<file path="flow/run.sh">
#!/bin/bash
# the make line also repeats each setting of config.mk as NAME=value (left out here)
make -C /OpenROAD-flow-scripts/flow DESIGN_CONFIG=/design/flow/config.mk WORK_HOME=/design/flow/orfs CLKGATE_MAP_FILE= finish
</file>
<file path="flow/constraint.sdc">
create_clock -name core_clock -period 5.22 [get_ports {clk}]
set_input_delay 1.0440 -clock core_clock [delete_from_list [all_inputs] [get_ports {clk}]]
set_output_delay 1.0440 -clock core_clock [all_outputs]
set_load 0.01 [all_outputs]
</file>
<file path="flow/design.v">
module main(clk, rst, mem_rdata, mem_addr, mem_wdata, mem_we);
	input clk, rst;
	input [15:0] mem_rdata;       
	output [7:0] mem_addr;
	output [7:0] mem_wdata;
	output mem_we;
	wire PCWrite, IRWrite, S, AdrSrc, MemWrite, RegSrc1, ExtenderShift, RegWrite;
	wire [1:0] RegSrc0, ALUSrcA, ALUSrcB, ResultSrc, ImmSrc;
	wire [3:0] ALUControl;
	wire [3:0] FLAGS;
	wire [15:0] Instr;
	wire [2:0] IMM_VAL_7;
	wire [7:0] IMM_VAL_1;
	assign ImmSrc = Instr[15:14];
	assign IMM_VAL_7 = 7;
	assign IMM_VAL_1 = 1;
	assign mem_we = MemWrite;
	controller CTRL(
		.clk(clk),
		.rst(rst),
		.FLAGS(FLAGS),
		.Instr(Instr),
		.PCWrite(PCWrite),
		.IRWrite(IRWrite),
		.S(S),
		.AdrSrc(AdrSrc),
		.MemWrite(MemWrite),
		.RegSrc1(RegSrc1),
		.ExtenderShift(ExtenderShift),
		.RegWrite(RegWrite),
		.RegSrc0(RegSrc0),
		.ALUSrcA(ALUSrcA),
		.ALUSrcB(ALUSrcB),
		.ResultSrc(ResultSrc),
		.ALUControl(ALUControl)
	);
	datapath DUT(
		AdrSrc,
		PCWrite,
		MemWrite,
		IRWrite,
		RegSrc1,
		ExtenderShift,
		RegWrite,
		clk,
		rst,
		S,
		ALUControl,
		ALUSrcA,
		ALUSrcB,
		IMM_VAL_1,
		IMM_VAL_7,
		ImmSrc,
		RegSrc0,
		ResultSrc,
		mem_rdata,
		FLAGS,
		Instr,
		mem_addr,
		mem_wdata
	);
endmodule
module controller(clk, rst, FLAGS, Instr, PCWrite, IRWrite, S, AdrSrc, MemWrite, RegSrc1, ExtenderShift, RegWrite, RegSrc0, ALUSrcA, ALUSrcB, ResultSrc, ALUControl);
	input clk, rst;
	input [3:0] FLAGS;
	input [15:0] Instr;
	reg [4:0] current_state, next_state;
	output reg PCWrite, IRWrite, S, AdrSrc, MemWrite, RegSrc1, ExtenderShift, RegWrite;
	output reg [1:0] RegSrc0, ALUSrcA, ALUSrcB, ResultSrc;
	output reg [3:0] ALUControl;
	wire [1:0] OP, CMD_00, B_type, B_flag;
	wire [2:0] CMD_01;
	wire logic_op;
	assign OP = Instr[15:14];
	assign CMD_00 = Instr[13:12];  
	assign CMD_01 = Instr[13:11];  
	assign B_type = Instr[13:12];
	assign B_flag = Instr[11:10];
	assign logic_op = (CMD_01 == 3'b000 | CMD_01 == 3'b001 | CMD_01 == 3'b010);
	parameter Fetch = 0;
	parameter Decode = 1;
	parameter MemAdr = 2;
	parameter MemRead = 3;
	parameter MemWB = 4;
	parameter MemW = 5;
	parameter ExecuteR = 6;
	parameter ExecuteI = 7;
	parameter ALUWB = 8;
	parameter Branch = 9;
	parameter BL = 10;
	parameter BI_MemAdr = 11;
	parameter BI_MemRead = 12;
	parameter BI_WritePC = 13;
	parameter BranchWithCondition = 14;
	always @(posedge clk)
	begin: STATE_MEMORY
		if (rst)
			current_state <= Fetch;
		else
			current_state <= next_state;
	end
	always @(*)
	begin: REGSRC_LOGIC
		RegSrc0 = 0;
		RegSrc1 = 0;
		ExtenderShift = 0;
		case (OP)
			2'b00: begin  
				if (Instr[11] == 1) begin
					RegSrc0 = 2;  
					ExtenderShift = 1;
				end
			end
			2'b01: begin  
				if (!logic_op) begin  
					RegSrc0 = 2;  
					ExtenderShift = 1;
				end
			end
			2'b10: begin  
				RegSrc1 = 1;  
			end
			2'b11: begin  
				RegSrc1 = 1;  
			end
		endcase
	end
	always @(*)
	begin: WRITE_CONTROLLER
		IRWrite = 0;
		PCWrite = 0;
		MemWrite = 0;
		RegWrite = 0;
		S = 0;
		case (current_state)
			Fetch: begin
				IRWrite = 1;
				PCWrite = 1;
			end
			Decode: begin
				PCWrite = 1;
				if (OP == 2'b11 && B_type == 2'b01)  
					RegWrite = 1;
			end
			ExecuteR: S = 1;
			ExecuteI: S = 1;
			ALUWB: RegWrite = 1;
			MemW: MemWrite = 1;
			MemWB: RegWrite = 1;
			Branch: PCWrite = 1;
			BL: PCWrite = 1;
			BI_WritePC: PCWrite = 1;
			BranchWithCondition: begin
				case (B_flag)
					2'b00: PCWrite = (FLAGS[2] == 1);  
					2'b01: PCWrite = (FLAGS[2] == 0);  
					2'b10: PCWrite = (FLAGS[1] == 1);  
					2'b11: PCWrite = (FLAGS[1] == 0);  
				endcase
			end
			default: ;
		endcase
	end
	always @(*)
	begin: OUTPUT_LOGIC
		AdrSrc = 0;
		ALUSrcA = 2'b01;
		ALUSrcB = 2'b10;
		ALUControl = 4'b0000;
		ResultSrc = 2'b10;
		case (current_state)
			Fetch: ;  
			Decode: ;  
			ExecuteR: begin 
				ALUSrcA = 0;  
				ALUSrcB = 2'b00;  
				if (OP == 2'b00) begin  
					if (CMD_00 == 2'b01)
						ALUControl = 4'b0001;  
					if (CMD_00 == 2'b10)
						ALUControl = 4'b0001;  
				end
				if (OP == 2'b01) begin  
					if (CMD_01 == 3'b000)  
						ALUControl = 4'b0100;
					if (CMD_01 == 3'b001)  
						ALUControl = 4'b0101;
					if (CMD_01 == 3'b010)  
						ALUControl = 4'b0110;
				end
			end
			ExecuteI: begin
				ALUSrcB = 2'b01;  
				ALUSrcA = 0;  
				if (OP == 2'b00) begin 
					if (CMD_00 == 2'b11)  
						ALUSrcA = 2'b10;  
					if (CMD_00 == 2'b01)
						ALUControl = 4'b0001;  
					if (CMD_00 == 2'b10)
						ALUControl = 4'b0001;  
				end
				if (OP == 2'b01) begin  
					if (CMD_01 == 3'b011)  
						ALUControl = 4'b1000;
					if (CMD_01 == 3'b100)  
						ALUControl = 4'b1001;
					if (CMD_01 == 3'b101)  
						ALUControl = 4'b1010;
					if (CMD_01 == 3'b110)  
						ALUControl = 4'b1011;
					if (CMD_01 == 3'b111)  
						ALUControl = 4'b1100;
				end
			end	
			ALUWB: ResultSrc = 2'b00;
			MemAdr: begin
				if (Instr[12] == 0)  
					ALUSrcA = 2'b00;	 
				else  
					ALUSrcA = 2'b10;	 
				ALUSrcB = 2'b01;
			end
			MemRead: begin
				ResultSrc = 2'b00;
				AdrSrc = 1;
			end
			MemW: begin
				ResultSrc = 2'b00;
				AdrSrc = 1;
			end
			MemWB: ResultSrc = 2'b01;
			Branch, BL, BI_MemAdr, BranchWithCondition: begin
				ALUSrcA = 2'b10;  
				ALUSrcB = 2'b01;  
			end
			BI_MemRead: begin
				ResultSrc = 2'b00;
				AdrSrc = 1;
			end
			BI_WritePC: ResultSrc = 2'b01;
			default: ;
		endcase
	end
	always @(*)
	begin: NEXT_STATE_LOGIC
		next_state = Fetch;
		case (current_state)
			Fetch: next_state = Decode;
			Decode: begin
				case (OP)
					2'b00: next_state = Instr[11] ? ExecuteI : ExecuteR;  
					2'b01: next_state = logic_op ? ExecuteR : ExecuteI;   
					2'b10: next_state = MemAdr;                           
					2'b11: begin  
						case (B_type)
							2'b00: next_state = Branch;
							2'b01: next_state = BL;
							2'b10: next_state = BI_MemAdr;
							2'b11: next_state = BranchWithCondition;
						endcase
					end
				endcase
			end
			ExecuteR, ExecuteI: begin
				if (OP == 2'b00 && CMD_00 == 2'b10)  
					next_state = Fetch;
				else
					next_state = ALUWB;
			end
			MemAdr: next_state = Instr[13] ? MemRead : MemW;
			MemRead: next_state = MemWB;
			BI_MemAdr: next_state = BI_MemRead;
			BI_MemRead: next_state = BI_WritePC;
			default: next_state = Fetch;
		endcase
	end
endmodule
module datapath(
	AdrSrc,
	PcWrite,
	MemWrite,
	IRWrite,
	RegSrc1,
	ExtenderShift,
	RegWrite,
	clk,
	rst,
	S,
	ALUControl,
	ALUSrcA,
	ALUSrcB,
	IMM_VAL_1,
	IMM_VAL_7,
	ImmSrc,
	RegSrc0,
	ResultSrc,
	M,
	FLAGS,
	Instr,
	MemAddr,
	WrittenData
);
input wire	AdrSrc;
input wire	PcWrite;
input wire	MemWrite;
input wire	IRWrite;
input wire	RegSrc1;
input wire	ExtenderShift;
input wire	RegWrite;
input wire	clk;
input wire	rst;
input wire	S;
input wire	[3:0] ALUControl;
input wire	[1:0] ALUSrcA;
input wire	[1:0] ALUSrcB;
input wire	[7:0] IMM_VAL_1;
input wire	[2:0] IMM_VAL_7;
input wire	[1:0] ImmSrc;
input wire	[1:0] RegSrc0;
input wire	[1:0] ResultSrc;
input wire	[15:0] M;
output wire	[3:0] FLAGS;
output wire	[15:0] Instr;
output wire	[7:0] MemAddr;
output wire	[7:0] WrittenData;
wire	[3:0] F;
wire	[3:3] FL;
wire	[15:0] Instr_ALTERA_SYNTHESIZED;
wire	[7:0] SYNTHESIZED_WIRE_0;
wire	[7:0] SYNTHESIZED_WIRE_1;
wire	[7:0] SYNTHESIZED_WIRE_27;
wire	[7:0] SYNTHESIZED_WIRE_3;
wire	[7:0] SYNTHESIZED_WIRE_4;
wire	[7:0] SYNTHESIZED_WIRE_28;
wire	[7:0] SYNTHESIZED_WIRE_29;
wire	[2:0] SYNTHESIZED_WIRE_8;
wire	[2:0] SYNTHESIZED_WIRE_9;
wire	[7:0] SYNTHESIZED_WIRE_12;
wire	[7:0] SYNTHESIZED_WIRE_30;
wire	[7:0] SYNTHESIZED_WIRE_31;
wire	[7:0] SYNTHESIZED_WIRE_16;
wire	[7:0] SYNTHESIZED_WIRE_32;
wire	[7:0] SYNTHESIZED_WIRE_18;
wire	[7:0] SYNTHESIZED_WIRE_22;
wire	[0:7] SYNTHESIZED_WIRE_24;
wire	[0:7] SYNTHESIZED_WIRE_25;
wire	[0:2] SYNTHESIZED_WIRE_26;
assign	WrittenData = SYNTHESIZED_WIRE_32;
assign	SYNTHESIZED_WIRE_24 = 0;
assign	SYNTHESIZED_WIRE_25 = 0;
assign	SYNTHESIZED_WIRE_26 = 0;
alu_with_shifter #(.W(8))	b2v_inst(
	.A(SYNTHESIZED_WIRE_0),
	.B(SYNTHESIZED_WIRE_1),
	.control(ALUControl),
	.N(F[3]),
	.Z(F[2]),
	.CO(F[1]),
	.OVF(F[0]),
	.out(SYNTHESIZED_WIRE_28));
mux_2x1 #(.W(3))	b2v_inst10(
	.sel(RegSrc1),
	.in0(Instr_ALTERA_SYNTHESIZED[2:0]),
	.in1(Instr_ALTERA_SYNTHESIZED[10:8]),
	.out(SYNTHESIZED_WIRE_9));
reg_w_rst_en #(.W(8))	b2v_inst12(
	.clk(clk),
	.rst(rst),
	.en(PcWrite),
	.inp(SYNTHESIZED_WIRE_27),
	.out(SYNTHESIZED_WIRE_29));
reg_w_rst_en #(.W(4))	b2v_inst13(
	.clk(clk),
	.rst(rst),
	.en(S),
	.inp(F),
	.out(FLAGS));
reg_w_res #(.W(8))	b2v_inst14(
	.clk(clk),
	.rst(rst),
	.inp(SYNTHESIZED_WIRE_3),
	.out(SYNTHESIZED_WIRE_22));
reg_w_res #(.W(8))	b2v_inst15(
	.clk(clk),
	.rst(rst),
	.inp(SYNTHESIZED_WIRE_4),
	.out(SYNTHESIZED_WIRE_32));
reg_w_res #(.W(8))	b2v_inst16(
	.clk(clk),
	.rst(rst),
	.inp(SYNTHESIZED_WIRE_28),
	.out(SYNTHESIZED_WIRE_12));
reg_w_res #(.W(8))	b2v_inst18(
	.clk(clk),
	.rst(rst),
	.inp(M[7:0]),
	.out(SYNTHESIZED_WIRE_30));
mux_2x1 #(.W(8))	b2v_inst19(
	.sel(AdrSrc),
	.in0(SYNTHESIZED_WIRE_29),
	.in1(SYNTHESIZED_WIRE_27),
	.out(SYNTHESIZED_WIRE_16));
reg_file_8	b2v_inst2(
	.clk(clk),
	.rst(rst),
	.WE3(RegWrite),
	.A1(SYNTHESIZED_WIRE_8),
	.A2(SYNTHESIZED_WIRE_9),
	.A3(Instr_ALTERA_SYNTHESIZED[10:8]),
	.R7_in(SYNTHESIZED_WIRE_27),
	.WD3(SYNTHESIZED_WIRE_27),
	.RD1(SYNTHESIZED_WIRE_3),
	.RD2(SYNTHESIZED_WIRE_4));
reg_w_rst_en #(.W(16))	b2v_inst20(
	.clk(clk),
	.rst(rst),
	.en(IRWrite),
	.inp(M),
	.out(Instr_ALTERA_SYNTHESIZED));
mux_4x1 #(.W(8))	b2v_inst22(
	.in0(SYNTHESIZED_WIRE_12),
	.in1(SYNTHESIZED_WIRE_30),
	.in2(SYNTHESIZED_WIRE_28),
	.in3(SYNTHESIZED_WIRE_31),
	.sel(ResultSrc),
	.out(SYNTHESIZED_WIRE_27));
assign	MemAddr = SYNTHESIZED_WIRE_16;
extend	b2v_inst4(
	.ImmSrc(ImmSrc),
	.inp(Instr_ALTERA_SYNTHESIZED[11:0]),
	.out(SYNTHESIZED_WIRE_18));
left_shifter	b2v_inst5(
	.en(ExtenderShift),
	.inp(SYNTHESIZED_WIRE_18),
	.rot(Instr_ALTERA_SYNTHESIZED[7:5]),
	.out(SYNTHESIZED_WIRE_31));
mux_4x1 #(.W(8))	b2v_inst7(
	.in0(SYNTHESIZED_WIRE_32),
	.in1(SYNTHESIZED_WIRE_31),
	.in2(IMM_VAL_1),
	.in3(SYNTHESIZED_WIRE_30),
	.sel(ALUSrcB),
	.out(SYNTHESIZED_WIRE_1));
mux_4x1 #(.W(8))	b2v_inst8(
	.in0(SYNTHESIZED_WIRE_22),
	.in1(SYNTHESIZED_WIRE_29),
	.in2(SYNTHESIZED_WIRE_24),
	.in3(SYNTHESIZED_WIRE_25),
	.sel(ALUSrcA),
	.out(SYNTHESIZED_WIRE_0));
mux_4x1 #(.W(3))	b2v_inst9(
	.in0(Instr_ALTERA_SYNTHESIZED[7:5]),
	.in1(IMM_VAL_7),
	.in2(Instr_ALTERA_SYNTHESIZED[10:8]),
	.in3(SYNTHESIZED_WIRE_26),
	.sel(RegSrc0),
	.out(SYNTHESIZED_WIRE_8));
assign	Instr = Instr_ALTERA_SYNTHESIZED;
endmodule
module dec_3x8(inp, out);
	input [2:0] inp;
	output [7:0] out;
	assign out[7] = (inp[2]) & (inp[1]) & (inp[0]);
	assign out[6] = (inp[2]) & (inp[1]) & (~inp[0]);
	assign out[5] = (inp[2]) & (~inp[1]) & (inp[0]);
	assign out[4] = (inp[2]) & (~inp[1]) & (~inp[0]);
	assign out[3] = (~inp[2]) & (inp[1]) & (inp[0]);
	assign out[2] = (~inp[2]) & (inp[1]) & (~inp[0]);
	assign out[1] = (~inp[2]) & (~inp[1]) & (inp[0]);
	assign out[0] = (~inp[2]) & (~inp[1]) & (~inp[0]);
endmodule
module mux_2x1 #(parameter W=8)(in0, in1, sel, out);
	input [W-1:0] in0, in1;
	input sel;
	output reg [W-1:0] out;
	always @(in0, in1, sel)
		case(sel)
			1'b0: out = in0;
			1'b1: out = in1;
		endcase
endmodule
module mux_4x1 #(parameter W=8)(in0, in1, in2, in3, sel, out);
	input [W-1:0] in0, in1, in2, in3;
	input [1:0] sel;
	output reg [W-1:0] out;
	always @(in0, in1, in2, in3, sel)
		case(sel)
			2'b00: out = in0;
			2'b01: out = in1;
			2'b10: out = in2;
			2'b11: out = in3;
		endcase
endmodule
module mux_8x1 #(parameter W=8)(in0, in1, in2, in3, in4, in5, in6, in7, sel, out);
	input [W-1:0] in0, in1, in2, in3, in4, in5, in6, in7;
	input [2:0] sel;
	wire [W-1:0] middle_out0, middle_out1;
	output [W-1:0] out;
	mux_4x1 #(W) mux1 (in0, in1, in2, in3, sel[1:0], middle_out0);
	mux_4x1 #(W) mux2 (in4, in5, in6, in7, sel[1:0], middle_out1);
	mux_2x1 #(W) mux3 (middle_out0, middle_out1, sel[2], out);
endmodule
module reg_w_res #(parameter W=8) (clk, rst, inp, out);
	input clk, rst;
	input [W-1:0] inp;
	output reg [W-1:0] out;
	always @(posedge clk)
	begin
		if (rst) begin
			out <= 0;
		end else begin
			out <= inp;
		end
	end
endmodule
module reg_w_rst_en #(parameter W=8) (clk, rst, en, inp, out);
	input clk, rst, en;
	input [W-1:0] inp;
	output reg [W-1:0] out;
	always @(posedge clk)
	begin
		if (rst) begin
			out <= 0;
		end else if (en) begin
			out <= inp;
		end
	end
endmodule
module bit_8_reg_w_rst_en #(parameter D=0) (clk, rst, en, inp, out);
	input clk, rst, en;
	input [7:0] inp;
	output reg [7:0] out;
	always @(posedge clk)
	begin
		if (rst) begin
			out <= D;
		end else if (en) begin
			out <= inp;
		end
	end
endmodule
module reg_file_8(clk, rst, A1, A2, A3, WD3, R7_in, RD1, RD2, WE3);
	input clk, rst, WE3;
	input[2:0] A1, A2, A3;
	input[7:0] WD3, R7_in;
	output [7:0] RD1, RD2;
	wire [7:0] R_OUT[7:0];
	wire [7:0] DEC_WR_OUT, WRITE_SELECT;
	dec_3x8 dec_write_en(.inp(A3), .out(DEC_WR_OUT));
	assign WRITE_SELECT[0] = DEC_WR_OUT[0] & WE3;
	assign WRITE_SELECT[1] = DEC_WR_OUT[1] & WE3;
	assign WRITE_SELECT[2] = DEC_WR_OUT[2] & WE3;
	assign WRITE_SELECT[3] = DEC_WR_OUT[3] & WE3;
	assign WRITE_SELECT[4] = DEC_WR_OUT[4] & WE3;
	assign WRITE_SELECT[5] = DEC_WR_OUT[5] & WE3;
	assign WRITE_SELECT[6] = DEC_WR_OUT[6] & WE3;
	assign WRITE_SELECT[7] = DEC_WR_OUT[7] & WE3;
	bit_8_reg_w_rst_en #(0) R0(.clk(clk), .rst(rst), .en(WRITE_SELECT[0]), .inp(WD3), .out(R_OUT[0]));
	bit_8_reg_w_rst_en #(1) R1(.clk(clk), .rst(rst), .en(WRITE_SELECT[1]), .inp(WD3), .out(R_OUT[1]));
	bit_8_reg_w_rst_en #(2) R2(.clk(clk), .rst(rst), .en(WRITE_SELECT[2]), .inp(WD3), .out(R_OUT[2]));
	bit_8_reg_w_rst_en #(3) R3(.clk(clk), .rst(rst), .en(WRITE_SELECT[3]), .inp(WD3), .out(R_OUT[3]));
	bit_8_reg_w_rst_en #(4) R4(.clk(clk), .rst(rst), .en(WRITE_SELECT[4]), .inp(WD3), .out(R_OUT[4]));
	bit_8_reg_w_rst_en #(5) R5(.clk(clk), .rst(rst), .en(WRITE_SELECT[5]), .inp(WD3), .out(R_OUT[5]));
	bit_8_reg_w_rst_en #(6) R6(.clk(clk), .rst(rst), .en(WRITE_SELECT[6]), .inp(WD3), .out(R_OUT[6]));
	bit_8_reg_w_rst_en #(0) R7(.clk(clk), .rst(rst), .en(WRITE_SELECT[7]), .inp(R7_in), .out(R_OUT[7]));
	mux_8x1 #(8) mux_A1(R_OUT[0], R_OUT[1], R_OUT[2], R_OUT[3],
								 R_OUT[4], R_OUT[5], R_OUT[6], R_OUT[7],
								 A1, RD1);
	mux_8x1 #(8) mux_A2(R_OUT[0], R_OUT[1], R_OUT[2], R_OUT[3],
								 R_OUT[4], R_OUT[5], R_OUT[6], R_OUT[7],
								 A2, RD2);
endmodule
module extend(inp, out, ImmSrc);
	input [11:0] inp;
	input [1:0] ImmSrc;
	output reg [7:0] out;
	always @(inp, ImmSrc)
	begin
		case (ImmSrc)
			2'b10: out = {2'b0, inp[11], inp[4:0]};  
			2'b11: out = {2'b0, inp[5:0]};           
			default: out = {3'b0, inp[4:0]};         
		endcase
	end
endmodule
module left_shifter(inp, rot, en, out);
	input [7:0] inp;
	input [2:0] rot;
	input en;
	output reg [7:0] out;
	always @(*)
	begin
	if (en)
	begin
		out = inp << rot;
	end
	else
		out = inp;
	end
endmodule
module alu_with_shifter #(parameter W=8)(A, B, out, control, N, Z, CO, OVF);
	input [W-1:0] A, B;
	input [3:0] control;
	output reg N,Z,CO,OVF;
	output reg [W-1:0] out;
	reg [2*W-1:0] A_A;
	always @(*)
	begin
		CO = 0;
		OVF = 0;
		out = 0;
		A_A = 0;
		case(control)
		4'b0000:	begin  
					{CO, out} = A + B;
					OVF = (A[W-1] ~^ B[W-1]) & (A[W-1] ^ out[W-1]);
					end
		4'b0001:	begin  
					{CO, out} = A - B;
					OVF = (A[W-1] ^ out[W-1]) & (A[W-1] ^ B[W-1]);
					end
		4'b0010:	begin  
					{CO, out} = B - A;
					OVF = (B[W-1] ^ out[W-1]) & (A[W-1] ^ B[W-1]);
					end
		4'b0011:	out = A & (~B);
		4'b0100:	out = A & B;   
		4'b0101:	out = A | B;   
		4'b0110:	out = A ^ B;   
		4'b0111:	out = A ~^ B;
		4'b1000: begin  
					A_A = {A,A};
					A_A = A_A << B;
					out = A_A[2*W-1:W];
					end
		4'b1001: begin  
					A_A = {A,A};
					A_A = A_A >> B;
					out = A_A[W-1:0];
					end
		4'b1010: out = A << B;    
		4'b1011: out = A >> B;    
		4'b1100: out = A >>> B;   
		default: out = 0;
		endcase
		N = out[W-1];
		Z = (out == 0);
	end
endmodule
</file>
<file path="flow/config.mk">
export PLATFORM = sky130hd
export DESIGN_NAME = main
export DESIGN_NICKNAME = main
export VERILOG_FILES = /design/flow/design.v
export SDC_FILE = /design/flow/constraint.sdc
export NUM_CORES = 4
export LEC_CHECK = 0
export CAP_MARGIN = 20
export CORE_MARGIN = 2
export CORE_UTILIZATION = 66
export SLEW_MARGIN = 20
</file>
==> reports/results.env, run 1 <==
CRIT_REQUIRED_NS=4.18
GRT_ANTENNA_BEFORE_REPAIR=1
PLACED_CELL_AREA_UM2=10490
CRIT_FANOUT=10
CHECK-FAILURES='setup timing'
CRIT_SLOWEST_CELL='sky130_fd_sc_hd__or4_4'
P_INT_mW=2.165
FINAL.HOLD.WORST_SLACK_NS=0.4976
WORSTSKEWPAIRLATENCY_NS=0.45
REG2REG_SETUP_SLACK_NS=0.61
WL_PER_CELL_UM=25.79
WORST-SLEW-PIN-TRANSITION_NS=1.084
SYNTH.CELLMIX.SIMPLESHARE_PCT=23.93
WORST_IR_DROP_VDD_V=0.0004052
SYNTH-EDFF-COUNT=0
POWER_SWITCHING_SHARE_PCT=35.34
FIN_AREA_UM2=11390
CRIT_PATH_CELL_TRACE='or4_4 -> nor2_8 -> buf_4 -> a211oi_2 -> a31oi_4 -> buf_4 -> inv_4 -> buf_4 -> nor4_2 -> a22oi_1 -> o311ai_1 -> buf_4 -> a211oi_4 -> o221a_2 -> a21oi_1 -> buf_2'
FINALSETUPVIOLATIONS=3
PERIOD_USED_PCT=102.3
FP.DIEAREA_UM2=15210
TIMING.RR.END='DUT.b2v_inst2.R6.out[5]$_SDFFE_PP0P_'
ASYNCSETRESETFLOPFRACSYNTH_PCT=0
PLACE.DETAILED.HPWL_UM=25660
POST-ROUTE-MIN-PERIOD_NS=5.339
R2R-START='CTRL.current_state[13]$_DFF_P_'
CRIT_START='CTRL.current_state[13]$_DFF_P_'
LAST_WEIGHTED_CONGESTION_VALUE_OF_THE_ROUTABILITY_DRIVEN_PLACER=1.018
TRITONCTS='built'
HOLDPATHSTAGES=2
CLOCK.FMAX_MHz=187.3
FINISH.CELL_COUNT_WITHOUT_FILLERS=1484
CRITICAL_PATH.STARTPOINT_TYPE='flip-flop'
POWER.DENSITY_nW_PER_UM2=294.0
OPENROAD.WARNINGS=57
POWER.NET_SWITCHING_mW=1.183
FINAL-MAX-SLEW-VIOLATION-COUNT=0
SYN_AVG_CELL_AREA_UM2=7.883
DIE_Y_UM=123.3
TIMING.FINAL.HOLD_VIOLATIONS=0
AREA_LEADERS='sky130_fd_sc_hd__dfxtp_1 29%, sky130_fd_sc_hd__nand2_1 5.8%, sky130_fd_sc_hd__ha_1 4.7%'
SYNTHDISTINCTLIBCELLS=94
CLOCK_GROUP_POWER_mW=1.23
ROUTE.FINAL.WIRE_LENGTH_UM=38280
CTS.CLK_SLEW.WORST_PATHS_NS=0.06
COMPOUND_AREA_SHARE_PCT=27.95
TOP_CELL_AREA_SHARE_PCT=29.19
YOSYS_CELLS=1192
NUMBER_OF_GLOBAL_ROUTE_VIAS_BEFORE_REPAIR=10400
TIMING.REG2REG.WORST_PATH_DEPTH=14
SYNTH.NET_COUNT=1248
RUN_STATUS='finished with violations'
GRT_FIRST_PASS_WIRELENGTH_UM=58260
GLOBALROUTE.TOTALOVERFLOW=0
NETLIST.TOP_CELL.BY_INSTANCES='sky130_fd_sc_hd__nand2_1'
GRT_MAX_DEGREE=71
GRT_SETUP_UNREPAIRED='true'
CLOCK_SINKS=137
SYN_INST=1192
H-TREE-DEPTH=4
SYNTH.CELLS.MOST_FREQUENT='145 x sky130_fd_sc_hd__nand2_1, 137 x sky130_fd_sc_hd__dfxtp_1, 105 x sky130_fd_sc_hd__nor2_1'
POWER.SHARE.COMBINATIONAL_PCT=29.3
TALLY_OF_MAX_CAPACITANCE_VIOLATIONS=0
RELATIVE_CONTRIBUTION_OF_THE_CLOCK_NETWORK_TO_TOTAL_POWER_PCT=36.6
CRITPATHCAPTURE='mem_addr[1]'
DETAIL-ROUTE-ANTENNA-NETS=0
YOSYS_REGISTER_BITS=137
HOLD_CLASS='flip-flop to flip-flop'
VIAS=11160
CRITPATHARRIVALTIME_NS=4.30
SETUP.WORST_PATH.END_CLASS='output pin'
DESIGN.CORE.AREA_UM2=13880
MIN_DELAY_WORST_ENDPOINT='DUT.b2v_inst13.out[2]$_SDFFE_PP0P_'
CTSLONGESTPATHBUFFERS=2
YS_DOMINANT_REG_CELL='sky130_fd_sc_hd__dfxtp_1'
DOMINANT_COMB_CELL='AND-OR/OR-AND gates'
HOLD_START='DUT.b2v_inst13.out[2]$_SDFFE_PP0P_'
CELLLEAKAGEPOWER_nW=4.473
TOTAL_POWER_mW=3.348
CRITICAL_PATH_CLASS='flip-flop to output pin'
PLACE.PORT_BUFFERS=34
YS_SEQ_SHARE_PCT=29.19
COMBINATIONALPOWER_uW=980
POST_DRT_VIA_CELL_RATIO=7.522
ROWS=43
POST_SYNTH_MUX_AREA_SHARE_PCT=7.137
FIN_WORST_SKEW_NS=0.01357
POST_SYNTH_XOR_AREA_FRACTION_PCT=0.5593
FIN_NETS=1346
DRT-INITIAL-DRC-COUNT=2167
TRITONCTS.NUM_BUFFERS=17
SYNTHESIS.YOSYS.WARNINGS=20
BOUNDARY_PINS=35
DIE-WIDTH_UM=123.3
POSTLAYOUTSETUPSLACKWORST_NS=-0.1193
CP.BUFFERS_INVERTERS=6
NETLIST_AREA_UM2=9397
FLOW.AREA_GROWTH_FROM_SYNTHESIS_PCT=21.19
CRIT_TOP_CELL='sky130_fd_sc_hd__buf_4'
YS_CHIP_AREA_UM2=9397
SEQ_PWR_mW=1.14
LARGESTPOWERGROUP='clock'
POWER.SEQUENTIAL.FRACTION_PCT=34.1
DRT_DRC_VIOLATIONS_LEFT=0
CRITPATHTOPFAMILY='AND-OR/OR-AND gates'
CTS.ROOT.BUFFER_CELL='sky130_fd_sc_hd__clkbuf_16'
MAX-SLEW-MARGIN-REL_PCT=27.48
FP-UTILIZATION_PCT=67.69
MAX_INCR_DELAY_ON_CP_NS=0.62
PATH_DEPTH=16
SYNTH_AREA_LEADER_CELL='sky130_fd_sc_hd__dfxtp_1'
GRTUSAGETOTAL_PCT=50.84
CELL_COUNT_AFTER_PLACEMENT=1440
YS_SH_ADDER_PCT=5.300
CTS_HOLD_REPAIR.BUFFERS=0
DR.PASS1.ITERS=9
-- routing by layer --
layer	GRT usage, %	vias to the layer above	wire length [µm]
met2	79.26	1103	16690
met4	33.45	0	3440
met1	60.78	5075	12870
met3	14.85	359	5278
met5	0	-	0
li1	-	4626	-
-- per-stage QoR --
stage	utilization [%]	worst slack [ns]	TNS, ns
after CTS	80.53	-0.02438	-0.02438
after floorplan	-	0.1180	0
after detailed placement	75.56	-0.1242	-0.2161
after global routing	82.02	-0.2741	-0.6981
final	82.04	-0.1193	-0.3481
after global placement	75.56	-0.07605	-0.08094
-- layout make-up --
cell class / count / area [µm²]
Fill cell: 845 / 2494
Clock buffer: 18 / 429.2
Timing Repair Buffer: 172 / 1379
Sequential cell: 137 / 2746
Antenna cell: 1 / 2.502
Clock inverter: 14 / 153.9
Tap cell: 180 / 225.2
Inverter: 29 / 111.4
Multi-Input combinational cell: 933 / 6340
-- repair_timing --
action	CTS	global route
endpoints found under the setup margin	4	4
cloned	0	0
pin swaps	12	18
setup buffers	4	7
gates resized	33	31
==> run 2: changes to the inputs <==
CAP_MARGIN = 0   (was 20)
CELL_PAD_IN_SITES_GLOBAL_PLACEMENT = 1   (was default)
CORE_ASPECT_RATIO = 0.5   (was default)
CORE_MARGIN = 7   (was 2)
CORE_UTILIZATION = 43   (was 66)
CTS_CLUSTER_DIAMETER = 167   (was default)
CTS_CLUSTER_SIZE = 99   (was default)
MAX_ROUTING_LAYER = met5   (was default)
TNS_END_PERCENT = 15   (was default)
clock period = 6.74 ns   (was 5.22 ns; I/O delays follow)
==> run 2 against run 1 <==
Now clean on timing, DRC and antenna. Die area is 74% higher. Cell count is 1.6% higher. Clock skew up 0.0073 ns. Sequential power shrank 22%. Sequential cell count unchanged. Non-clock buffer count decreased by 95. Critical endpoint is now mem_addr[4]. Setup slack better by 0.36 ns. Core utilization decreased by 33 points. Synthesized cell count stayed put. Highest routed layer unchanged. Critical path depth rose by 2. Via count fell by 15%.
==> reports/results.env, run 2 <==
FINAL-MAX-SLEW-VIOLATION-COUNT=0
WORSTSKEWPAIRLATENCY_NS=0.42
SYNTH.CELLS.MOST_FREQUENT='145 x sky130_fd_sc_hd__nand2_1, 137 x sky130_fd_sc_hd__dfxtp_1, 105 x sky130_fd_sc_hd__nor2_1'
RELATIVE_CONTRIBUTION_OF_THE_CLOCK_NETWORK_TO_TOTAL_POWER_PCT=40.3
DETAIL-ROUTE-ANTENNA-NETS=0
YS_SH_ADDER_PCT=5.300
GRT_ANTENNA_BEFORE_REPAIR=0
OPENROAD.WARNINGS=55
COMBINATIONALPOWER_uW=613
NETLIST.TOP_CELL.BY_INSTANCES='sky130_fd_sc_hd__nand2_1'
POST_SYNTH_MUX_AREA_SHARE_PCT=7.137
GRT_FIRST_PASS_WIRELENGTH_UM=54450
MAX-SLEW-MARGIN-REL_PCT=25.23
SYNTHDISTINCTLIBCELLS=94
SEQ_PWR_uW=892
HOLD_START='CTRL.current_state[12]$_DFF_P_'
DR.PASS1.ITERS=7
YS_SEQ_SHARE_PCT=29.19
CRITPATHTOPFAMILY='AND-OR/OR-AND gates'
GRT_MAX_DEGREE=72
YS_CHIP_AREA_UM2=9397
WORST-SLEW-PIN-TRANSITION_NS=1.121
YOSYS_REGISTER_BITS=137
CLOCK_GROUP_POWER_mW=1.02
CP.BUFFERS_INVERTERS=3
SYN_AVG_CELL_AREA_UM2=7.883
CRIT_SLOWEST_CELL='sky130_fd_sc_hd__dfxtp_1'
FP.DIEAREA_UM2=26440
CRIT_START='DUT.b2v_inst20.out[14]$_SDFFE_PP0P_'
POWER.SHARE.COMBINATIONAL_PCT=24.3
GLOBALROUTE.TOTALOVERFLOW=0
PLACED_CELL_AREA_UM2=10000
YOSYS_CELLS=1192
ROWS=38
YS_DOMINANT_REG_CELL='sky130_fd_sc_hd__dfxtp_1'
DRT-INITIAL-DRC-COUNT=1231
DESIGN.CORE.AREA_UM2=21540
POST_SYNTH_XOR_AREA_FRACTION_PCT=0.5593
TIMING.FINAL.HOLD_VIOLATIONS=0
TIMING.REG2REG.WORST_PATH_DEPTH=17
CRITICAL_PATH.STARTPOINT_TYPE='flip-flop'
POWER.NET_SWITCHING_uW=816.8
TOP_CELL_AREA_SHARE_PCT=29.19
POWER_SWITCHING_SHARE_PCT=32.41
AREA_LEADERS='sky130_fd_sc_hd__dfxtp_1 29%, sky130_fd_sc_hd__nand2_1 5.8%, sky130_fd_sc_hd__ha_1 4.7%'
TIMING.RR.END='DUT.b2v_inst12.out[5]$_SDFFE_PP0P_'
REG2REG_SETUP_SLACK_NS=1.65
POST_DRT_VIA_CELL_RATIO=6.296
FIN_WORST_SKEW_NS=0.02088
HOLD_CLASS='flip-flop to flip-flop'
R2R-START='CTRL.current_state[7]$_DFF_P_'
SYNTH_AREA_LEADER_CELL='sky130_fd_sc_hd__dfxtp_1'
WL_PER_CELL_UM=23.67
LAST_WEIGHTED_CONGESTION_VALUE_OF_THE_ROUTABILITY_DRIVEN_PLACER=0.9821
CRITICAL_PATH_CLASS='flip-flop to output pin'
POST_CTS.RESIZED_INSTANCES=0
PLACE.PORT_BUFFERS=34
GRT_SETUP_UNREPAIRED='false'
CRITPATHARRIVALTIME_NS=5.15
TRITONCTS.NUM_BUFFERS=17
NETLIST_AREA_UM2=9397
ASYNCSETRESETFLOPFRACSYNTH_PCT=0
LARGESTPOWERGROUP='clock'
SYNTH.NET_COUNT=1248
POST-ROUTE-MIN-PERIOD_NS=6.494
MAX_INCR_DELAY_ON_CP_NS=0.52
SYNTH-EDFF-COUNT=0
CRIT_PATH_CELL_TRACE='buf_4 -> and3b_1 -> a21oi_1 -> buf_4 -> a32o_1 -> o21ai_1 -> ha_1 -> nand2b_1 -> a2bb2oi_1 -> mux2i_1 -> xnor2_1 -> a222oi_1 -> o41ai_2 -> a21oi_1 -> and3_4 -> o221a_1 -> a21oi_1 -> clkdlybuf4s50_1'
MIN_DELAY_WORST_ENDPOINT='CTRL.current_state[2]$_DFF_P_'
ANTENNADIODECOUNT=0
CELLLEAKAGEPOWER_nW=4.012
CLOCK_SINKS=137
FINALSETUPVIOLATIONS=0
SYNTH.CELLMIX.SIMPLESHARE_PCT=23.93
FLOW.AREA_GROWTH_FROM_SYNTHESIS_PCT=13.40
FIN_NETS=1251
CTS.CLK_SLEW.WORST_PATHS_NS=0.07
FINAL.FILL_COUNT=2136
NUMBER_OF_GLOBAL_ROUTE_VIAS_BEFORE_REPAIR=8982
CTS_HOLD_REPAIR.BUFFERS=0
P_INT_mW=1.704
HOLDPATHSTAGES=1
DRT_DRC_VIOLATIONS_LEFT=0
CELL_COUNT_AFTER_PLACEMENT=1476
CTSLONGESTPATHBUFFERS=2
COMPOUND_AREA_SHARE_PCT=27.95
TALLY_OF_MAX_CAPACITANCE_VIOLATIONS=0
PATH_DEPTH=18
TRITONCTS='built'
DIE-WIDTH_UM=223.1
CRIT_FANOUT=10
SYNTHESIS.YOSYS.WARNINGS=20
PERIOD_USED_PCT=96.36
FIN_AREA_UM2=10660
CRIT_REQUIRED_NS=5.39
SYN_INST=1192
CRITPATHCAPTURE='mem_addr[4]'
TOTAL_POWER_mW=2.520
BOUNDARY_PINS=35
DIE_Y_UM=118.5
SETUP.WORST_PATH.END_CLASS='output pin'
GRTUSAGETOTAL_PCT=26.19
PLACE.DETAILED.HPWL_UM=25820
DOMINANT_COMB_CELL='AND-OR/OR-AND gates'
FINISH.CELL_COUNT_WITHOUT_FILLERS=1508
CTS.ROOT.BUFFER_CELL='sky130_fd_sc_hd__clkbuf_16'
H-TREE-DEPTH=4
CLOCK.FMAX_MHz=154.0
VIAS=9494
FP-UTILIZATION_PCT=43.63
SETUP_TNS_NS=0
POSTCTSSETUPREPAIRBUFS=0
RUN_STATUS='finished clean'
ROUTE.FINAL.WIRE_LENGTH_UM=35690
WORST_IR_DROP_VDD_V=0.0001561
CRIT_TOP_CELL='sky130_fd_sc_hd__a21oi_1'
POWER.SEQUENTIAL.FRACTION_PCT=35.4
POWER.DENSITY_nW_PER_UM2=236.5
## run 2: final cells by class
type | instances | area (µm²) | share of cell area (%)
well taps | 300 | 375.4 | 3.523
flip-flops and latches | 137 | 2745 | 25.76
multi-input cells | 933 | 6127 | 57.50
clock inverters | 10 | 153.9 | 1.444
repair buffers | 77 | 658.1 | 6.177
inverters | 29 | 111.4 | 1.045
clock buffers | 22 | 484.2 | 4.544
## run 2: metrics by stage
stage,worst slack (ns),hold WS (ns),utilization [%]
global placement,0.6854,0.4521,46.43
finish,0.2456,0.4657,49.47
global route,0.008498,0.4931,49.47
detailed placement,0.6044,0.4511,46.44
floorplan,1.334,0.4309,-
CTS,0.1325,0.4661,49.40
## run 2: per-layer routing
layer	GRT usage (%)	vias to the layer above	share of wire [%]
met2	39.64	410	43
met1	37.24	4586	47
met4	9.317	0	2.7
met3	4.649	67	7.3
met5	0	-	0
li1	-	4431	-
==> run 3: changes to the inputs <==
ABC_AREA = 1   (was default)
CAP_MARGIN = 20   (was 0)
CELL_PAD_IN_SITES_GLOBAL_PLACEMENT = default   (was 1)
CORE_ASPECT_RATIO = default   (was 0.5)
CORE_MARGIN = 2   (was 7)
CORE_UTILIZATION = 72   (was 43)
CTS_CLUSTER_DIAMETER = 376   (was 167)
CTS_CLUSTER_SIZE = 100   (was 99)
MAX_ROUTING_LAYER = default   (was met5)
TNS_END_PERCENT = 5   (was 15)
clock period = 3.17 ns   (was 6.74 ns; I/O delays follow)
==> run 3 against run 2 <==
The run now fails in clock tree synthesis (4_1_cts). Area after synthesis is 1.3% lower. Synthesized cell count is 25% higher. Die area is 48% lower.
==> reports/results.env, run 3 <==
LAST_WEIGHTED_CONGESTION_VALUE_OF_THE_ROUTABILITY_DRIVEN_PLACER=1.056
FP-UTILIZATION_PCT=73.48
ROWS=41
PLACE.DETAILED.HPWL_UM=27550
NETLIST.TOP_CELL.BY_INSTANCES='sky130_fd_sc_hd__nand2_1'
ERROR='[ERROR DPL-0033] detailed placement checks failed during check placement.'
YOSYS_REGISTER_BITS=137
YS_SH_ADDER_PCT=4.210
SYNTH.CELLMIX.SIMPLESHARE_PCT=35.57
BOUNDARY_PINS=35
POST_SYNTH_MUX_AREA_SHARE_PCT=0
SYNTHDISTINCTLIBCELLS=53
COMPOUND_AREA_SHARE_PCT=17.97
SYNTH-EDFF-COUNT=0
PLACE.PORT_BUFFERS=34
SYNTH_AREA_LEADER_CELL='sky130_fd_sc_hd__dfxtp_1'
TOP_CELL_AREA_SHARE_PCT=29.58
SYNTHESIS.YOSYS.WARNINGS=20
YS_SEQ_SHARE_PCT=29.58
SYNTH.CELLS.MOST_FREQUENT='367 x sky130_fd_sc_hd__nand2_1, 216 x sky130_fd_sc_hd__inv_1, 155 x sky130_fd_sc_hd__nor2_1'
NETLIST_AREA_UM2=9273
DETAILEDPLACE.WORSTSLACK_NS=-1.430
AREA_LEADERS='sky130_fd_sc_hd__dfxtp_1 30%, sky130_fd_sc_hd__nand2_1 15%, sky130_fd_sc_hd__inv_1 8.7%'
SYN_AVG_CELL_AREA_UM2=6.232
DIE-WIDTH_UM=117.5
SYN_INST=1488
DOMINANT_COMB_CELL='simple AND/OR/NAND/NOR gates'
OUTCOME.STOP_STAGE='clock tree synthesis (4_1_cts)'
DESIGN.CORE.AREA_UM2=12620
ASYNCSETRESETFLOPFRACSYNTH_PCT=0
SYNTH.NET_COUNT=1536
YOSYS_CELLS=1488
PLACED_CELL_AREA_UM2=11300
DIE_Y_UM=117.5
POST_SYNTH_XOR_AREA_FRACTION_PCT=0.5667
YS_CHIP_AREA_UM2=9273
RUN_STATUS='aborted with a tool error'
YS_DOMINANT_REG_CELL='sky130_fd_sc_hd__dfxtp_1'
FP.DIEAREA_UM2=13800
-- run 3: through the flow --
step	total power [mW]	instances	utilization (%)
after floorplan	2.950	1488	-
after global placement	3.708	1863	89.57
after detailed placement	3.821	1863	89.57
==> run 4: changes to the inputs <==
CORE_UTILIZATION = 34   (was 72)
CTS_CLUSTER_DIAMETER = 373   (was 376)
CTS_CLUSTER_SIZE = default   (was 100)
HOLD_SLACK_MARGIN = 0.2   (was default)
MAX_ROUTING_LAYER = met5   (was default)
MIN_ROUTING_LAYER = met1   (was default)
SETUP_SLACK_MARGIN = -0.24   (was default)
SLEW_MARGIN = 25   (was 20)
TNS_END_PERCENT = default   (was 5)
clock period = 3.52 ns   (was 3.17 ns; I/O delays follow)
==> run 4 against run 3 <==
The layout now fails its checks (setup timing). Die area is 110% higher. Synthesized cell count stayed put. Area after synthesis did not move.
==> reports/results.env, run 4 <==
TOP_CELL_AREA_SHARE_PCT=29.58
DOMINANT_COMB_CELL='simple AND/OR/NAND/NOR gates'
CRIT_START='DUT.b2v_inst20.out[12]$_SDFFE_PP0P_'
YS_CHIP_AREA_UM2=9273
TRITONCTS='built'
LARGESTPOWERGROUP='combinational logic'
DR.PASS1.ITERS=7
POWER.SHARE.COMBINATIONAL_PCT=38.6
SETUP.WORST_PATH.END_CLASS='output pin'
PLACE.PORT_BUFFERS=34
TALLY_OF_MAX_CAPACITANCE_VIOLATIONS=0
DETAILEDPLACE.WORSTSLACK_NS=-0.9848
REG2REG_SETUP_SLACK_NS=-0.81
GRT_ANTENNA_BEFORE_REPAIR=0
GRT_SETUP_UNREPAIRED='true'
FINAL.FILL_COUNT=2747
FINAL-MAX-SLEW-VIOLATION-COUNT=0
POST_SYNTH_XOR_AREA_FRACTION_PCT=0.5667
CLOCK_SINKS=137
CRIT_TOP_CELL='sky130_fd_sc_hd__nand2_1'
OPENROAD.WARNINGS=48
POWER.SEQUENTIAL.FRACTION_PCT=29.5
CRIT_REQUIRED_NS=2.82
MAX_INCR_DELAY_ON_CP_NS=0.34
FIN_WORST_SKEW_NS=0.01729
H-TREE-DEPTH=4
TIMING.FINAL.HOLD_VIOLATIONS=0
CELLLEAKAGEPOWER_nW=6.432
YOSYS_CELLS=1488
ASYNCSETRESETFLOPFRACSYNTH_PCT=0
CTS_HOLD_REPAIR.BUFFERS=0
POWER_SWITCHING_SHARE_PCT=37.14
SYNTH_AREA_LEADER_CELL='sky130_fd_sc_hd__dfxtp_1'
GRT_FIRST_PASS_WIRELENGTH_UM=58150
YOSYS_REGISTER_BITS=137
BUSIEST_LAYER='met2'
FINALSETUPVIOLATIONS=16
CRITICAL_PATH.STARTPOINT_TYPE='flip-flop'
FP.DIEAREA_UM2=28610
DETAIL-ROUTE-ANTENNA-NETS=0
CRITPATHTOPFAMILY='simple AND/OR/NAND/NOR gates'
PLACE.DETAILED.HPWL_UM=27610
YS_SH_ADDER_PCT=4.210
SYNTHESIS.YOSYS.WARNINGS=20
DRT_DRC_VIOLATIONS_LEFT=0
CRIT_FANOUT=5
CRITPATHARRIVALTIME_NS=3.72
NETLIST.TOP_CELL.BY_INSTANCES='sky130_fd_sc_hd__nand2_1'
POWER.NET_SWITCHING_mW=2.130
WORST_IR_DROP_VDD_V=0.0003505
PATH_DEPTH=26
SYN_AVG_CELL_AREA_UM2=6.232
SEQ_PWR_mW=1.69
RUN_STATUS='finished with violations'
WL_PER_CELL_UM=17.58
FP-UTILIZATION_PCT=34.50
CRIT_SLOWEST_CELL='sky130_fd_sc_hd__dfxtp_2'
FINAL_CORE_UTILIZATION_PCT=49.31
SYNTH.CELLS.MOST_FREQUENT='367 x sky130_fd_sc_hd__nand2_1, 216 x sky130_fd_sc_hd__inv_1, 155 x sky130_fd_sc_hd__nor2_1'
CHECK-FAILURES='setup timing'
AREA_LEADERS='sky130_fd_sc_hd__dfxtp_1 30%, sky130_fd_sc_hd__nand2_1 15%, sky130_fd_sc_hd__inv_1 8.7%'
MAX-SLEW-MARGIN-REL_PCT=34.26
SYN_INST=1488
POST_SYNTH_MUX_AREA_SHARE_PCT=0
ROWS=60
TIMING.RR.END='DUT.b2v_inst13.out[2]$_SDFFE_PP0P_'
HOLDPATHSTAGES=2
DESIGN.CORE.AREA_UM2=26880
DIE-WIDTH_UM=169.1
RELATIVE_CONTRIBUTION_OF_THE_CLOCK_NETWORK_TO_TOTAL_POWER_PCT=31.9
COMPOUND_AREA_SHARE_PCT=17.97
SYNTH-EDFF-COUNT=0
POST-ROUTE-MIN-PERIOD_NS=4.427
FLOW.AREA_GROWTH_FROM_SYNTHESIS_PCT=42.91
GRT_MAX_DEGREE=61
SYNTH.CELLMIX.SIMPLESHARE_PCT=35.57
HOLD_CLASS='flip-flop to flip-flop'
GRTUSAGETOTAL_PCT=26.08
TRITONCTS.NUM_BUFFERS=17
POWER.DENSITY_nW_PER_UM2=432.7
R2R-START='DUT.b2v_inst20.out[12]$_SDFFE_PP0P_'
POST_DRT_VIA_CELL_RATIO=5.178
YS_DOMINANT_REG_CELL='sky130_fd_sc_hd__dfxtp_1'
CLOCK_GROUP_POWER_mW=1.83
GLOBALROUTE.TOTALOVERFLOW=0
GRT.MET1_USAGE_PCT=33.49
POSTLAYOUTSETUPSLACKWORST_NS=-0.9066
WORST-SLEW-PIN-TRANSITION_NS=0.9851
CRITPATHCAPTURE='mem_addr[7]'
LAST_WEIGHTED_CONGESTION_VALUE_OF_THE_ROUTABILITY_DRIVEN_PLACER=0.9183
FIN_NETS=1822
P_INT_mW=3.605
NETLIST_AREA_UM2=9273
COMBINATIONALPOWER_mW=2.22
TIMING.REG2REG.WORST_PATH_DEPTH=33
MIN_DELAY_WORST_ENDPOINT='CTRL.current_state[11]$_DFF_P_'
VIAS=11020
CTS.ROOT.BUFFER_CELL='sky130_fd_sc_hd__clkbuf_16'
HOLD_START='CTRL.current_state[3]$_DFF_P_'
BOUNDARY_PINS=35
DRT-INITIAL-DRC-COUNT=834
SYNTHDISTINCTLIBCELLS=53
NUMBER_OF_GLOBAL_ROUTE_VIAS_BEFORE_REPAIR=10520
CLOCK.FMAX_MHz=225.9
ANTENNADIODECOUNT=0
GLOBAL_ROUTE.USAGE.MET3_PCT=2.962
CP.BUFFERS_INVERTERS=4
CTS.CLK_SLEW.WORST_PATHS_NS=0.07
DIE_Y_UM=169.1
WORSTSKEWPAIRLATENCY_NS=0.43
PERIOD_USED_PCT=125.8
CRITICAL_PATH_CLASS='flip-flop to output pin'
SYNTH.NET_COUNT=1536
GRT_USE_MET2_PCT=44.93
YS_SEQ_SHARE_PCT=29.58
CTSLONGESTPATHBUFFERS=2
ROUTE.FINAL.WIRE_LENGTH_UM=37400
-- run 4: metrics by stage --
stage	TNS (ns)	power, mW	hold WS [ns]	instance area [µm²]	instances
floorplan	-1.734	2.652	0.4031	9382	1488
global placement	-9.463	3.478	0.4075	11490	2027
detailed placement	-10.37	3.481	0.4123	11490	2027
CTS	-7.499	5.682	0.4257	13010	2120
global route	-15.99	6.000	0.4483	13250	2128
finish	-6.783	5.734	0.4302	13250	2128
-- run 4: layout make-up --
type	instances	area [µm²]	area share [%]
inverter	234	893.4	6.742
multi-input combinational	1069	6040	45.58
clock buffer	18	439.2	3.314
tap	341	426.7	3.220
sequential	137	2759	20.82
clock inverter	14	156.4	1.180
timing repair buffer	315	2537	19.15
-- run 4: timing repair --
| item | CTS | global route |
|---|---|---|
| gates resized | 155 | 60 |
| endpoints found under the setup margin | 9 | 35 |
| setup buffers | 62 | 20 |
| cloned | 1 | 1 |
| pin swaps | 62 | 53 |
-- run 4: metal layers --
| metal | up-vias | share of wire, % |
|---|---|---|
| li1 | 5381 | - |
| met1 | 5137 | 44 |
| met2 | 409 | 48 |
| met3 | 91 | 5.3 |
| met4 | 0 | 3.7 |
| met5 | - | 0 |
==> run 5: changes to the inputs <==
CORE_UTILIZATION = 69   (was 34)
CTS_CLUSTER_DIAMETER = default   (was 373)
HOLD_SLACK_MARGIN = default   (was 0.2)
MAX_ROUTING_LAYER = default   (was met5)
MIN_ROUTING_LAYER = default   (was met1)
SETUP_SLACK_MARGIN = default   (was -0.24)
SLEW_MARGIN = 20   (was 25)
clock period = 8.07 ns   (was 3.52 ns; I/O delays follow)
==> run 5 against run 4 <==
The run now finishes clean. Power down 62%. Clock skew shrank 0.0078 ns. First-iteration DRC count is 140% higher. Register-to-register slack improved by 4.1 ns. Largest power group is now clock. Setup slack better by 1.7 ns. Sequential cell count unchanged. Synthesized cell count did not move. Count of clock-buffer cells in the layout is 4 higher. Area after synthesis unchanged. Highest routed layer unchanged.
==> reports/results.env, run 5 <==
WORST-SLEW-PIN-TRANSITION_NS=1.129
DRT-INITIAL-DRC-COUNT=1962
CTS.CLK_SLEW.WORST_PATHS_NS=0.06
HOLD_START='CTRL.current_state[3]$_DFF_P_'
TIMING.RR.END='DUT.b2v_inst2.R7.out[6]$_SDFFE_PP0P_'
TIMING.FINAL.HOLD_VIOLATIONS=0
MAX-SLEW-MARGIN-REL_PCT=24.48
TALLY_OF_MAX_CAPACITANCE_VIOLATIONS=0
NETLIST_AREA_UM2=9273
POST_CTS.RESIZED_INSTANCES=0
PERIOD_USED_PCT=89.62
FINISH.CELL_COUNT_WITHOUT_FILLERS=1694
DETAIL-ROUTE-ANTENNA-NETS=0
YOSYS_CELLS=1488
POWER.SHARE.COMBINATIONAL_PCT=28.5
CRIT_REQUIRED_NS=6.46
SYNTHDISTINCTLIBCELLS=53
LAST_WEIGHTED_CONGESTION_VALUE_OF_THE_ROUTABILITY_DRIVEN_PLACER=1.081
WORSTSKEWPAIRLATENCY_NS=0.44
P_INT_mW=1.378
SYNTH.CELLMIX.SIMPLESHARE_PCT=35.57
GRT_SETUP_UNREPAIRED='false'
POWER.SEQUENTIAL.FRACTION_PCT=34.3
SYNTH.CELLS.MOST_FREQUENT='367 x sky130_fd_sc_hd__nand2_1, 216 x sky130_fd_sc_hd__inv_1, 155 x sky130_fd_sc_hd__nor2_1'
YOSYS_REGISTER_BITS=137
ANTENNADIODECOUNT=0
FP-UTILIZATION_PCT=70.30
CLOCK_SINKS=137
CRITPATHTOPFAMILY='simple AND/OR/NAND/NOR gates'
RELATIVE_CONTRIBUTION_OF_THE_CLOCK_NETWORK_TO_TOTAL_POWER_PCT=37.1
CTS.ROOT.BUFFER_CELL='sky130_fd_sc_hd__clkbuf_16'
SETUP.WORST_PATH.END_CLASS='output pin'
TOP_CELL_AREA_SHARE_PCT=29.58
DIE_Y_UM=119.9
OPENROAD.WARNINGS=47
FLOW.AREA_GROWTH_FROM_SYNTHESIS_PCT=10.98
PLACED_CELL_AREA_UM2=9692
COMPOUND_AREA_SHARE_PCT=17.97
FINAL.FILL_COUNT=956
CTSLONGESTPATHBUFFERS=2
TRITONCTS='built'
DIE-WIDTH_UM=119.9
GLOBALROUTE.TOTALOVERFLOW=0
POST_SYNTH_XOR_AREA_FRACTION_PCT=0.5667
YS_SEQ_SHARE_PCT=29.58
FIN_AREA_UM2=10290
GRT_ANTENNA_BEFORE_REPAIR=0
CELLLEAKAGEPOWER_nW=4.905
POSTLAYOUTSETUPSLACKWORST_NS=0.8379
MAX_INCR_DELAY_ON_CP_NS=0.66
ROWS=42
FP.DIEAREA_UM2=14380
REG2REG_SETUP_SLACK_NS=3.30
COMBINATIONALPOWER_uW=619
ASYNCSETRESETFLOPFRACSYNTH_PCT=0
POST_DRT_VIA_CELL_RATIO=6.603
HOLD_CLASS='flip-flop to flip-flop'
MIN_DELAY_WORST_ENDPOINT='CTRL.current_state[11]$_DFF_P_'
CRITPATHCAPTURE='mem_addr[6]'
DETAILEDPLACE.WORSTSLACK_NS=1.615
FINAL-MAX-SLEW-VIOLATION-COUNT=0
GRTUSAGETOTAL_PCT=50.55
NUMBER_OF_GLOBAL_ROUTE_VIAS_BEFORE_REPAIR=10750
ROUTE.FINAL.WIRE_LENGTH_UM=35910
FIN_WORST_SKEW_NS=0.009477
CLOCK.FMAX_MHz=138.3
SYNTHESIS.YOSYS.WARNINGS=20
CRITICAL_PATH.STARTPOINT_TYPE='flip-flop'
POST-ROUTE-MIN-PERIOD_NS=7.232
CRIT_START='DUT.b2v_inst20.out[15]$_SDFFE_PP0P_'
FIN_NETS=1554
FINALSETUPVIOLATIONS=0
WL_PER_CELL_UM=21.20
CRIT_PATH_CELL_TRACE='nor2_4 -> nand2_1 -> nand2_4 -> o21ai_0 -> inv_1 -> a22oi_2 -> ha_1 -> inv_1 -> nand2_1 -> a21oi_1 -> or2_2 -> a21oi_1 -> o21a_1 -> or2_2 -> nand2_1 -> o2111ai_1 -> nor3_1 -> nand3_2 -> nand2_1 -> nand3_2 -> nand2_1 -> o21ai_0 -> clkdlybuf4s50_1'
GRT_FIRST_PASS_WIRELENGTH_UM=56120
POWER.NET_SWITCHING_uW=792.0
TRITONCTS.NUM_BUFFERS=17
CRITICAL_PATH_CLASS='flip-flop to output pin'
LARGESTPOWERGROUP='clock'
PLACE.DETAILED.HPWL_UM=23620
H-TREE-DEPTH=4
TIMING.REG2REG.WORST_PATH_DEPTH=22
DOMINANT_COMB_CELL='simple AND/OR/NAND/NOR gates'
HOLDPATHSTAGES=2
YS_SH_ADDER_PCT=4.210
CRIT_TOP_CELL='sky130_fd_sc_hd__nand2_1'
BOUNDARY_PINS=35
YS_DOMINANT_REG_CELL='sky130_fd_sc_hd__dfxtp_1'
CELL_COUNT_AFTER_PLACEMENT=1663
CLOCK_GROUP_POWER_uW=806
DESIGN.CORE.AREA_UM2=13190
R2R-START='DUT.b2v_inst20.out[15]$_SDFFE_PP0P_'
SYNTH_AREA_LEADER_CELL='sky130_fd_sc_hd__dfxtp_1'
SYN_INST=1488
PATH_DEPTH=23
POWER_SWITCHING_SHARE_PCT=36.50
CRIT_FANOUT=18
SYNTH.NET_COUNT=1536
NETLIST.TOP_CELL.BY_INSTANCES='sky130_fd_sc_hd__nand2_1'
SETUP_TNS_NS=0
WORST_IR_DROP_VDD_V=0.0001785
RUN_STATUS='finished clean'
CRIT_SLOWEST_CELL='sky130_fd_sc_hd__dfxtp_1'
SYNTH-EDFF-COUNT=0
SYN_AVG_CELL_AREA_UM2=6.232
SEQ_PWR_uW=745
VIAS=11190
POWER.DENSITY_nW_PER_UM2=210.8
TOTAL_POWER_mW=2.169
POST_SYNTH_MUX_AREA_SHARE_PCT=0
GRT_MAX_DEGREE=67
DR.PASS1.ITERS=22
CRITPATHARRIVALTIME_NS=5.62
AREA_LEADERS='sky130_fd_sc_hd__dfxtp_1 30%, sky130_fd_sc_hd__nand2_1 15%, sky130_fd_sc_hd__inv_1 8.7%'
FINAL.HOLD.WORST_SLACK_NS=0.4483
FINAL_CORE_UTILIZATION_PCT=78.02
CP.BUFFERS_INVERTERS=3
PLACE.PORT_BUFFERS=34
POSTCTSSETUPREPAIRBUFS=0
CTS_HOLD_REPAIR.BUFFERS=0
DRT_DRC_VIOLATIONS_LEFT=0
YS_CHIP_AREA_UM2=9273
==> run 5: layout make-up <==
cell class / instances / area (µm²) / share of cell area [%]
Inverter: 234 / 878.3 / 8.535
Timing Repair Buffer: 48 / 442.9 / 4.304
Sequential cell: 137 / 2743 / 26.65
Clock buffer: 22 / 484.2 / 4.705
Tap cell: 176 / 220.2 / 2.140
Multi-Input combinational cell: 1068 / 5408 / 52.55
Clock inverter: 9 / 115.1 / 1.119
==> run 5: layer usage <==
metal	up-vias	track usage [%]	wire, µm
met2	1094	79.01	15640
met1	4850	56.25	11970
met3	389	17.16	4771
li1	4852	-	-
met4	0	39.34	3531
met5	-	0	0
==> run 6: changes to the inputs <==
CORE_UTILIZATION = 68   (was 69)
CTS_CLUSTER_DIAMETER = 204   (was default)
CTS_CLUSTER_SIZE = 39   (was default)
SETUP_SLACK_MARGIN = -0.31   (was default)
clock period = 4.75 ns   (was 8.07 ns; I/O delays follow)
==> run 6 against run 5 <==
Now fails the layout checks on setup timing. Clock power increased by 72%. Core utilization up 4.4 points. First-iteration DRC count is 5.4% lower. Critical path type unchanged. Critical endpoint unchanged.
==> reports/results.env, run 6 <==
GRT_ANTENNA_BEFORE_REPAIR=1
DETAIL-ROUTE-ANTENNA-NETS=0
RUN_STATUS='finished with violations'
BOUNDARY_PINS=35
CELLLEAKAGEPOWER_nW=5.360
YS_SEQ_SHARE_PCT=29.58
NETLIST_AREA_UM2=9273
DR.PASS1.ITERS=11
POWER.NET_SWITCHING_mW=1.371
P_INT_mW=2.456
WORST-SLEW-PIN-TRANSITION_NS=1.108
CRITPATHTOPFAMILY='simple AND/OR/NAND/NOR gates'
POST-ROUTE-MIN-PERIOD_NS=4.996
CLOCK.FMAX_MHz=200.2
TRITONCTS.NUM_BUFFERS=17
WORST_IR_DROP_VDD_V=0.0003380
CRIT_PATH_CELL_TRACE='nor2_4 -> nand3_4 -> nor2_4 -> inv_2 -> or2_0 -> nand2_2 -> inv_2 -> ha_1 -> fa_1 -> nand2_1 -> a21oi_1 -> or2_2 -> a21oi_1 -> o21a_1 -> a21oi_1 -> nand2_1 -> o2111ai_1 -> nor3_2 -> nand3_2 -> nand2_1 -> nand3_2 -> nand2_1 -> o21ai_1 -> clkbuf_2'
GRT_MAX_DEGREE=106
POSTLAYOUTSETUPSLACKWORST_NS=-0.2462
RELATIVE_CONTRIBUTION_OF_THE_CLOCK_NETWORK_TO_TOTAL_POWER_PCT=36.3
SYNTH-EDFF-COUNT=0
POWER.DENSITY_nW_PER_UM2=349.3
DRT-INITIAL-DRC-COUNT=1856
HOLD_START='DUT.b2v_inst2.R4.out[2]$_SDFFE_PP1P_'
CRIT_START='CTRL.current_state[13]$_DFF_P_'
SYN_AVG_CELL_AREA_UM2=6.232
PLACE.DETAILED.HPWL_UM=23720
SETUP.WORST_PATH.END_CLASS='output pin'
CTS.ROOT.BUFFER_CELL='sky130_fd_sc_hd__clkbuf_16'
LAST_WEIGHTED_CONGESTION_VALUE_OF_THE_ROUTABILITY_DRIVEN_PLACER=1.184
ROUTE.FINAL.WIRE_LENGTH_UM=34750
ASYNCSETRESETFLOPFRACSYNTH_PCT=0
GLOBALROUTE.TOTALOVERFLOW=0
CTSLONGESTPATHBUFFERS=2
MAX-SLEW-MARGIN-REL_PCT=26.16
GRTUSAGETOTAL_PCT=47.62
CRITICAL_PATH_CLASS='flip-flop to output pin'
CRIT_SLOWEST_CELL='sky130_fd_sc_hd__fa_1'
CHECK-FAILURES='setup timing'
NETLIST.TOP_CELL.BY_INSTANCES='sky130_fd_sc_hd__nand2_1'
POWER.SHARE.COMBINATIONAL_PCT=30.8
SYNTHDISTINCTLIBCELLS=53
FIN_NETS=1632
TIMING.FINAL.HOLD_VIOLATIONS=0
HOLD_CLASS='flip-flop to flip-flop'
YOSYS_CELLS=1488
CRIT_FANOUT=3
CLOCK_GROUP_POWER_mW=1.39
MAX_INCR_DELAY_ON_CP_NS=0.38
SYNTH.CELLMIX.SIMPLESHARE_PCT=35.57
YS_CHIP_AREA_UM2=9273
PERIOD_USED_PCT=105.2
SEQ_PWR_mW=1.26
ROWS=42
SYNTH.CELLS.MOST_FREQUENT='367 x sky130_fd_sc_hd__nand2_1, 216 x sky130_fd_sc_hd__inv_1, 155 x sky130_fd_sc_hd__nor2_1'
LARGESTPOWERGROUP='clock'
FP-UTILIZATION_PCT=69.74
OPENROAD.WARNINGS=51
CRITICAL_PATH.STARTPOINT_TYPE='flip-flop'
H-TREE-DEPTH=4
COMPOUND_AREA_SHARE_PCT=17.97
SYNTH_AREA_LEADER_CELL='sky130_fd_sc_hd__dfxtp_1'
YS_SH_ADDER_PCT=4.210
DOMINANT_COMB_CELL='simple AND/OR/NAND/NOR gates'
CTS.CLK_SLEW.WORST_PATHS_NS=0.06
GRT_FIRST_PASS_WIRELENGTH_UM=54250
CRIT_TOP_CELL='sky130_fd_sc_hd__nand2_1'
NUMBER_OF_GLOBAL_ROUTE_VIAS_BEFORE_REPAIR=10470
TIMING.REG2REG.WORST_PATH_DEPTH=24
YOSYS_REGISTER_BITS=137
R2R-START='CTRL.current_state[13]$_DFF_P_'
CP.BUFFERS_INVERTERS=3
FP.DIEAREA_UM2=14590
FIN_AREA_UM2=10960
REG2REG_SETUP_SLACK_NS=0.96
MIN_DELAY_WORST_ENDPOINT='DUT.b2v_inst2.R4.out[2]$_SDFFE_PP1P_'
CRITPATHCAPTURE='mem_addr[6]'
TALLY_OF_MAX_CAPACITANCE_VIOLATIONS=0
TRITONCTS='built'
POST_SYNTH_XOR_AREA_FRACTION_PCT=0.5667
PATH_DEPTH=24
DESIGN.CORE.AREA_UM2=13300
COMBINATIONALPOWER_mW=1.18
VIAS=11290
PLACE.PORT_BUFFERS=34
FINALSETUPVIOLATIONS=7
SYNTH.NET_COUNT=1536
FINAL-MAX-SLEW-VIOLATION-COUNT=0
CRITPATHARRIVALTIME_NS=4.05
SYN_INST=1488
WORSTSKEWPAIRLATENCY_NS=0.44
FLOW.AREA_GROWTH_FROM_SYNTHESIS_PCT=18.15
TOP_CELL_AREA_SHARE_PCT=29.58
HOLDPATHSTAGES=2
CRIT_REQUIRED_NS=3.80
GRT_SETUP_UNREPAIRED='true'
FIN_WORST_SKEW_NS=0.01087
POST_DRT_VIA_CELL_RATIO=6.370
SYNTHESIS.YOSYS.WARNINGS=20
ANTENNADIODECOUNT=0
AREA_LEADERS='sky130_fd_sc_hd__dfxtp_1 30%, sky130_fd_sc_hd__nand2_1 15%, sky130_fd_sc_hd__inv_1 8.7%'
DIE_Y_UM=120.8
TOTAL_POWER_mW=3.827
POST_SYNTH_MUX_AREA_SHARE_PCT=0
WL_PER_CELL_UM=19.60
PLACED_CELL_AREA_UM2=10220
TIMING.RR.END='DUT.b2v_inst2.R0.out[6]$_SDFFE_PP0P_'
POWER_SWITCHING_SHARE_PCT=35.83
YS_DOMINANT_REG_CELL='sky130_fd_sc_hd__dfxtp_1'
POWER.SEQUENTIAL.FRACTION_PCT=32.9
DRT_DRC_VIOLATIONS_LEFT=0
DIE-WIDTH_UM=120.8
CLOCK_SINKS=137
run 6: final cells by class:
type	instances	area, µm²
multi-input combinational	1069	5478
sequential	137	2755
fill	886	2340
timing repair buffer	125	1005
inverter	234	880.8
clock buffer	21	480.5
tap	176	220.2
clock inverter	11	136.4
run 6: repair_timing:
item	CTS	global route
pin swaps	1	9
setup endpoints to repair	7	7
gates resized	11	36
hold buffers	0	0
setup buffers	1	5
cloned	0	1
run 6: layer usage:
metal	part of all wire (%)	track usage [%]
met3	12	14.06
met1	34	53.64
met2	44	75.11
met4	10	37.43
met5	0.037	0
run 6: per-stage QoR:
stage                     worst slack (ns)  instances  setup TNS, ns  hold WS (ns)  utilization [%]
after global routing               -0.4287       1773         -2.279        0.4834            82.40
final                              -0.2462       1773        -0.7563        0.4788            82.40
after floorplan                     0.1485       1488              0        0.4031                -
after CTS                          -0.3656       1767         -1.742        0.4640            81.73
after detailed placement           -0.1379       1734        -0.4069        0.4296            76.91
after global placement            -0.06616       1734       -0.06616        0.4074            76.91
Power and IR drop assume default switching activity.
